==> inputs of run M <==
==> flow/design.v (excerpt) <==
module ted
(
	input         clk,				 
	input         reset,
	input  [15:0] addr_in,
	output [15:0] addr_out,
	input   [7:0] data_in,
	output  [7:0] data_out,
	input         rw,
	output        cpuclk,			 
	output  [6:0] color,				 
	output        csync,
	output reg    hsync,
	output reg    vsync,
	output reg    hblank,
	output reg    vblank_out,
	input         wide,
	output        ce_pix,
	output        irq,
	output        ba,
	output reg    cs_io,
	output reg    cs_ram,
	output reg    cs0,
	output reg    cs1,
	output reg    aec,
	output  [4:0] snd,
	output        pal,
	input   [7:0] k,
	input   [1:0] tvmode,
	output        cpuenable			 
);
parameter TIMER1LO=6'h00;
parameter TIMER1HI=6'h01;
parameter TIMER2LO=6'h02;
parameter TIMER2HI=6'h03;
parameter TIMER3LO=6'h04;
parameter TIMER3HI=6'h05;
parameter CONTROL1=6'h06;
parameter CONTROL2=6'h07;
parameter KEYLATCH=6'h08;
parameter IRQ		=6'h09;
parameter IRQEN	=6'h0A;
parameter RASTER	=6'h0B;
parameter CURPOSHI=6'h0C;
parameter CURPOSLO=6'h0D;
parameter CH1FREQLO=6'h0E;
parameter CH2FREQLO=6'h0F;
parameter CH2FREQHI=6'h10;
parameter SOUNDCTRL=6'h11;
parameter BMAPBASE=6'h12;
  ...
==> flow/config.mk <==
export PLATFORM = sky130hd
export DESIGN_NAME = ted
export DESIGN_NICKNAME = ted
export VERILOG_FILES = /design/flow/design.v
export SDC_FILE = /design/flow/constraint.sdc
export NUM_CORES = 4
export LEC_CHECK = 0
export CAP_MARGIN = 25
export CORE_ASPECT_RATIO = 0.67
export CORE_MARGIN = 2
export CORE_UTILIZATION = 72
export CTS_CLUSTER_DIAMETER = 174
export GPL_TIMING_DRIVEN = 1
export MAX_ROUTING_LAYER = met5
export PLACE_DENSITY = 0.35
export SETUP_SLACK_MARGIN = 0.92
export SLEW_MARGIN = 20
export TNS_END_PERCENT = 25
==> flow/constraint.sdc <==
create_clock -name core_clock -period 3.34 [get_ports {clk}]
set_input_delay 0.6680 -clock core_clock [delete_from_list [all_inputs] [get_ports {clk}]]
set_output_delay 0.6680 -clock core_clock [all_outputs]
set_load 0.01 [all_outputs]
run.sh (not shown) runs the stock make flow with config.mk's settings and CLKGATE_MAP_FILE=.
==> run X: changes against run M <==
==> flow/config.mk (replaced) <==
export PLATFORM = sky130hd
export DESIGN_NAME = ted
export DESIGN_NICKNAME = ted
export VERILOG_FILES = /design/flow/design.v
export SDC_FILE = /design/flow/constraint.sdc
export NUM_CORES = 4
export LEC_CHECK = 0
export CAP_MARGIN = 20
export CORE_MARGIN = 2
export CORE_UTILIZATION = 40
export SLEW_MARGIN = 20
==> flow/constraint.sdc (replaced) <==
create_clock -name core_clock -period 3.5 [get_ports {clk}]
set_input_delay 0.7000 -clock core_clock [delete_from_list [all_inputs] [get_ports {clk}]]
set_output_delay 0.7000 -clock core_clock [all_outputs]
set_load 0.01 [all_outputs]
==> results <==
Run M died in global routing (5_1_grt) on ODB-0269. Run X produced a clean layout. Between run M and run X, the lower die size is in run M (gap about 44%, measured against run X). Synthesized area is the same in run X and run M. Synthesized cell count is the same in run M and run X.

---

==> trial 78: inputs <==
Starting RTL as in the previous note.
// ted
module ted
(
	input         clk,				 
	input         reset,
	input  [15:0] addr_in,
	output [15:0] addr_out,
	input   [7:0] data_in,
	output  [7:0] data_out,
	input         rw,
	output        cpuclk,			 
	output  [6:0] color,				 
	output        csync,
	output reg    hsync,
	output reg    vsync,
	output reg    hblank,
	output reg    vblank_out,
	input         wide,
	output        ce_pix,
	output        irq,
	output        ba,
	output reg    cs_io,
	output reg    cs_ram,
	output reg    cs0,
	output reg    cs1,
	output reg    aec,
	output  [4:0] snd,
	output        pal,
	input   [7:0] k,
	input   [1:0] tvmode,
	output        cpuenable			 
);
make LEC_CHECK=0 CAP_MARGIN=40 CELL_PAD_IN_SITES_DETAIL_PLACEMENT=2 CORE_MARGIN=2 CORE_UTILIZATION=61 CTS_CLUSTER_DIAMETER=358 GPL_ROUTABILITY_DRIVEN=1 MAX_ROUTING_LAYER=met5 PLACE_DENSITY=0.45 SETUP_SLACK_MARGIN=0.85 SLEW_MARGIN=20 finish   # period 6.91 ns
==> build 27 (differences from trial 78) <==
==> flow/config.mk (replaced) <==
export PLATFORM = sky130hd
export DESIGN_NAME = ted
export DESIGN_NICKNAME = ted
export VERILOG_FILES = /design/flow/design.v
export SDC_FILE = /design/flow/constraint.sdc
export NUM_CORES = 4
export LEC_CHECK = 0
export CAP_MARGIN = 20
export CORE_MARGIN = 2
export CORE_UTILIZATION = 40
export SLEW_MARGIN = 20
==> flow/constraint.sdc (replaced) <==
create_clock -name core_clock -period 5.95 [get_ports {clk}]
set_input_delay 1.1900 -clock core_clock [delete_from_list [all_inputs] [get_ports {clk}]]
set_output_delay 1.1900 -clock core_clock [all_outputs]
set_load 0.01 [all_outputs]
==> trial 68 (differences from trial 78) <==
==> flow/config.mk (replaced) <==
export PLATFORM = sky130hd
export DESIGN_NAME = ted
export DESIGN_NICKNAME = ted
export VERILOG_FILES = /design/flow/design.v
export SDC_FILE = /design/flow/constraint.sdc
export NUM_CORES = 4
export LEC_CHECK = 0
export ABC_AREA = 1
export CAP_MARGIN = 20
export CORE_MARGIN = 2
export CORE_UTILIZATION = 72
export CTS_CLUSTER_SIZE = 98
export PLACE_DENSITY = 0.39
export SLEW_MARGIN = 20
==> flow/constraint.sdc (replaced) <==
create_clock -name core_clock -period 3.31 [get_ports {clk}]
set_input_delay 0.6620 -clock core_clock [delete_from_list [all_inputs] [get_ports {clk}]]
set_output_delay 0.6620 -clock core_clock [all_outputs]
set_load 0.01 [all_outputs]
==> build 89 (differences from trial 78) <==
==> flow/config.mk (replaced) <==
export PLATFORM = sky130hd
export DESIGN_NAME = ted
export DESIGN_NICKNAME = ted
export VERILOG_FILES = /design/flow/design.v
export SDC_FILE = /design/flow/constraint.sdc
export NUM_CORES = 4
export LEC_CHECK = 0
export CAP_MARGIN = 20
export CORE_MARGIN = 2
export CORE_UTILIZATION = 72
export PLACE_DENSITY_LB_ADDON = 0.0
export SLEW_MARGIN = 20
==> flow/constraint.sdc (replaced) <==
create_clock -name core_clock -period 6.13 [get_ports {clk}]
set_input_delay 1.2260 -clock core_clock [delete_from_list [all_inputs] [get_ports {clk}]]
set_output_delay 1.2260 -clock core_clock [all_outputs]
set_load 0.01 [all_outputs]
==> notes <==
- Build 89 completed without violations. Trial 68 completed with no timing, DRC or antenna violations. Trial 78 did not get past detailed placement, error DPL-0033. Build 27 completed with no timing, DRC or antenna violations.
- Register-to-register slack: build 89 > build 27 > trial 68.
- The lowest worst hold slack belongs to trial 68, the highest to build 89.
- Against build 27, the clock power of trial 68 is larger by about 60%.
- Between build 89 and build 27, the lower cell count is in build 89 (gap 9.2%, measured against build 27).
- The highest non-clock buffer count belongs to trial 68, the lowest to build 89.
- Of build 89 and trial 68, trial 68 has the higher cell area (gap 2.7%, measured against trial 68).
- Sequential power: build 89 is lower than trial 68 (46%).
- Sequential share of layout area: build 27 < trial 68 < build 89.
- In synthesized area, trial 78 and build 89 do not differ.
- Clock skew: build 27 < build 89 < trial 68.
- The highest worst setup slack belongs to build 89, the lowest to trial 68.
==> figures <==
Total of max-cap violations: build 89 0; build 27 0; trial 68 0; trial 78 -
Most repeated cell in the gate-level netlist after synthesis: build 89 sky130_fd_sc_hd__nand2_1; build 27 sky130_fd_sc_hd__nand2_1; trial 68 sky130_fd_sc_hd__nor2_1; trial 78 sky130_fd_sc_hd__nand2_1
Cell area after technology mapping: build 89 0.05145 sq mm; build 27 0.05145 sq mm; trial 68 0.05131 sq mm; trial 78 0.05145 sq mm
Detailed-route wire length on metal 1: build 89 61020 um; build 27 78550 um; trial 68 64630 um; trial 78 -
Global-route wire length before repair: build 89 248900 um; build 27 255100 um; trial 68 276400 um; trial 78 -
Worst Hold End: build 89 Cnt2Irq; build 27 Cnt1Irq; trial 68 ch2stateclk_prev; trial 78 -
Number of routed nets with antenna violations: build 89 0; build 27 0; trial 68 0; trial 78 -
Library cell contributing the largest single delay on the critical path: build 89 sky130_fd_sc_hd__clkdlybuf4s50_1; build 27 sky130_fd_sc_hd__clkdlybuf4s50_1; trial 68 sky130_fd_sc_hd__o21bai_1; trial 78 -
Launch point of the worst reg-to-reg path: build 89 phicounter[0]; build 27 phicounter[0]; trial 68 phicounter[0]; trial 78 -
Topmost layer with routed signal wires: build 89 met5; build 27 met5; trial 68 met5; trial 78 -
Busiest layer in global routing: build 89 met2; build 27 met1; trial 68 met2; trial 78 -
CTS tree: build 89 built; build 27 built; trial 68 built; trial 78 -
Status: build 89 no timing/DRC/antenna violations; build 27 no timing/DRC/antenna violations; trial 68 no timing/DRC/antenna violations; trial 78 aborted with a tool error
Failing step: build 89 -; build 27 -; trial 68 -; trial 78 detailed placement
P_seq: build 89 7770 uW; build 27 8010 uW; trial 68 14400 uW; trial 78 -
Met1 track utilization from global routing: build 89 53.08%; build 27 36.72%; trial 68 57.25%; trial 78 -
Total tool warning count: build 89 92; build 27 65; trial 68 55; trial 78 -
Total number of tap cells: build 89 950; build 27 1662; trial 68 940; trial 78 -
HPWL after detailed placement: build 89 101400 um; build 27 112600 um; trial 68 115700 um; trial 78 -
Routability Congestion: build 89 1.118; build 27 0.9930; trial 68 1.183; trial 78 1.087
Number of gates on the worst path with buffers counted: build 89 8; build 27 8; trial 68 4; trial 78 -
Detailed-route via count: build 89 48310; build 27 46050; trial 68 53040; trial 78 -
Net total in the final layout: build 89 6426; build 27 6459; trial 68 7254; trial 78 -
Maximum root-to-sink buffer count: build 89 3; build 27 3; trial 68 3; trial 78 -
No activity file was given, so power comes from the tool's default toggle rates.
